Setup of run A:
## cpu
module cpu(clk, reset_n, read_m1, address1, data1, read_m2, write_m2, address2, data2_in, data2_out, num_inst, output_port, is_halted);
	input clk;
	input reset_n;
	output read_m1;
	output [16-1:0] address1;
	output read_m2;
	output write_m2;
	output [16-1:0] address2;
	input [16-1:0] data1;
	input [16-1:0] data2_in;
	output [16-1:0] data2_out;
	output [16-1:0] num_inst;
	output [16-1:0] output_port;
	output is_halted;
	datapath Datapath(
		.clk(clk),
		.reset_n(reset_n),
		.read_m1(read_m1),
		.address1(address1),
		.data1(data1),
		.read_m2(read_m2),
		.write_m2(write_m2),
		.address2(address2),
		.data2_in(data2_in),
		.data2_out(data2_out),
		.num_inst(num_inst),
		.output_port(output_port),
		.is_halted(is_halted)
	);
endmodule
For scale: ~5300 cells after synthesis, about 1400 flip-flops, roughly 120 I/O pins, roughly 0.063 mm2 of cells after synthesis.
clock: 4.99 ns
lec_check: 0
cap_margin: 20
core_margin: 2
core_utilization: 66
cts_cluster_size: 57
setup_slack_margin: 1.37
slew_margin: 20
run.sh (not shown) runs the stock make flow with config.mk's settings and CLKGATE_MAP_FILE=.
Layout checks on run A: not met. Flow itself completed; violations: setup timing.
Inputs modified between run A and run B:
Settings: a deleted CTS_CLUSTER_SIZE that had been 57; a change of CAP_MARGIN from 20 to 30; an added GPL_TIMING_DRIVEN of 0; an added TNS_END_PERCENT of 20; a change of CORE_UTILIZATION from 66 to 62; an added ABC_AREA of 0; an added CELL_PAD_IN_SITES_DETAIL_PLACEMENT of 1; a change of SETUP_SLACK_MARGIN from 1.37 to -0.19; an added CELL_PAD_IN_SITES_GLOBAL_PLACEMENT of 1; an added PLACE_DENSITY of 0.89; a change of the clock period (ns, I/O delays scaled along) from 4.99 to 5.42.
==> comparison <==
Run A → run B: total number of H-tree levels level, number of hold buffers added after cts was more or less identical. Relative to run A, post-CTS setup-driven buffer insertion count increased by about 550% in run B. Delta (run B minus run A): area of the placeable core went up, share of synthesized area spent on multiplexers did not really move. Run B: it failed with a tool error in 5_1_grt, so there are no final results. In run A the implementation ran to completion but is not tape-out ready, as the final checks report setup timing. As of run B, overall die height had risen by a few percent compared to run A. Compared with run A, in run B core utilization at floorplan went down by 4.3 points; cell area after placement fell by about 4.5%; total die size increased by 6.4% relative to the old numbers; tally of unique sky130hd cells used after synthesis neither gained nor lost much.
--- input diff run B..run C ---
Settings: an added CTS_CLUSTER_SIZE of 84; a change of TNS_END_PERCENT from 20 to 100; a deleted PLACE_DENSITY that had been 0.89; an added PLACE_DENSITY_LB_ADDON of 0.24; a change of CORE_UTILIZATION from 62 to 68; a change of SETUP_SLACK_MARGIN from -0.19 to 2.72; a change of CELL_PAD_IN_SITES_GLOBAL_PLACEMENT from 1 to 2; a change of CORE_MARGIN from 2 to 5; a change of GPL_TIMING_DRIVEN from 0 to 1; an added MAX_ROUTING_LAYER of met5; a deleted CELL_PAD_IN_SITES_DETAIL_PLACEMENT that had been 1; an added MIN_ROUTING_LAYER of met1; a deleted ABC_AREA that had been 0; a change of the clock period (ns, I/O delays scaled along) from 5.42 to 12.6.
### Flow results
- Taking run B as the reference, in run C cell count after synthesis about even, number of placement rows fell by 6, async set-reset flop share out of synthesis stayed essentially flat.
- Count of library flops with an enable pin came out exactly the same in run C and run B.
- Run C vs. run B: average size of a mapped cell now sits at about the same level, area of the core region now sits lower, full die area now sits lower, vertical die dimension now sits lower, number of cell instances after yosys synthesis now sits at about the same level.
- As far as area after synthesis goes, run B and run C are indistinguishable; the numbers are identical.
- NOTE: floorplan die width in run C falls short of that of run B
- Run C terminated abnormally: 3_1_place_gp_skip_io reported FLW-0024.
What run D does differently from run C at the input level:
Settings: TNS_END_PERCENT removed (was 100); CORE_UTILIZATION changed from 68 to 70; CELL_PAD_IN_SITES_GLOBAL_PLACEMENT removed (was 2); PLACE_DENSITY_LB_ADDON removed (was 0.24); CORE_ASPECT_RATIO newly set to 1.02; CAP_MARGIN changed from 30 to 20; MIN_ROUTING_LAYER removed (was met1); GPL_TIMING_DRIVEN removed (was 1); CTS_CLUSTER_SIZE changed from 84 to 19; CTS_CLUSTER_DIAMETER newly set to 201; CELL_PAD_IN_SITES_DETAIL_PLACEMENT newly set to 0; CORE_MARGIN changed from 5 to 2; SETUP_SLACK_MARGIN changed from 2.72 to -0.43; SLEW_MARGIN changed from 20 to 35; ABC_AREA newly set to 0; the clock period (ns, I/O delays scaled along) changed from 12.6 to 4.95.
==> results <==
To summarise run D: no stage aborted, but the layout did not pass its checks, failing on setup timing.
Re number of synthesized register bits: no difference whatsoever between run D and run C.
Comparing run D against run C, there is no change at all in number of placement rows.
When run D is set beside run C, its floorplan utilization turns out to be 1.8 points larger.
Core area (lower): run D
Xor and xnor area share after synthesis of run D is on par with run C.
From run D to run C, synthesized cell count did not move at all.
Compared run C against run D; total standard cell area after synthesis within noise.
Compared with run C, run D shows a lower horizontal die dimension.
Floorplan check, run D vs run C: die outline smaller in run D
The inputs of run E differ from those of run D as listed below.
Settings: changing ABC_AREA from 0 to 1; removing MAX_ROUTING_LAYER (formerly met5); changing SETUP_SLACK_MARGIN from -0.43 to 2.66; changing CORE_UTILIZATION from 70 to 15; changing SLEW_MARGIN from 35 to 20; changing CORE_ASPECT_RATIO from 1.02 to 0.62; setting TNS_END_PERCENT to 25 for the first time; changing CTS_CLUSTER_DIAMETER from 201 to 162; removing CTS_CLUSTER_SIZE (formerly 19); setting HOLD_SLACK_MARGIN to 0.06 for the first time; setting GPL_TIMING_DRIVEN to 0 for the first time; changing CAP_MARGIN from 20 to 5; setting CELL_PAD_IN_SITES_GLOBAL_PLACEMENT to 3 for the first time; changing CELL_PAD_IN_SITES_DETAIL_PLACEMENT from 0 to 1; changing the clock period (ns, I/O delays scaled along) from 4.95 to 10.0.
- Run E finished every stage and its layout cleared the timing, DRC and antenna checks.
- Final checks on run D, whose flow otherwise completed, came back failing, citing setup timing.
- Fraction of area in registers came out lower on run E than on run D.
- Route | run E vs run D | wire longer in run E
- met2 track utilization from global routing down 54 points in run E wrt run D
- Side by side, maximum resistive drop on vdd turned out lower in run E than in run D.
- Compared with run D, run E shows post-synth design cell area higher by 0.0014 mm2.
- Run E ended up with a higher signed area change from the synthesized netlist to the final layout than run D did.
- Relative to run D, net switching fraction of the power has gone up in run E.
- Area of placed instances in run E is 7.3% higher than in run D
- Compared with run D, run E shows net load switching power lower by 1.6 mW.
- In the metrics for run D and run E, the one carrying the lower total power is run E.
No activity file was given, so power comes from the tool's default toggle rates.
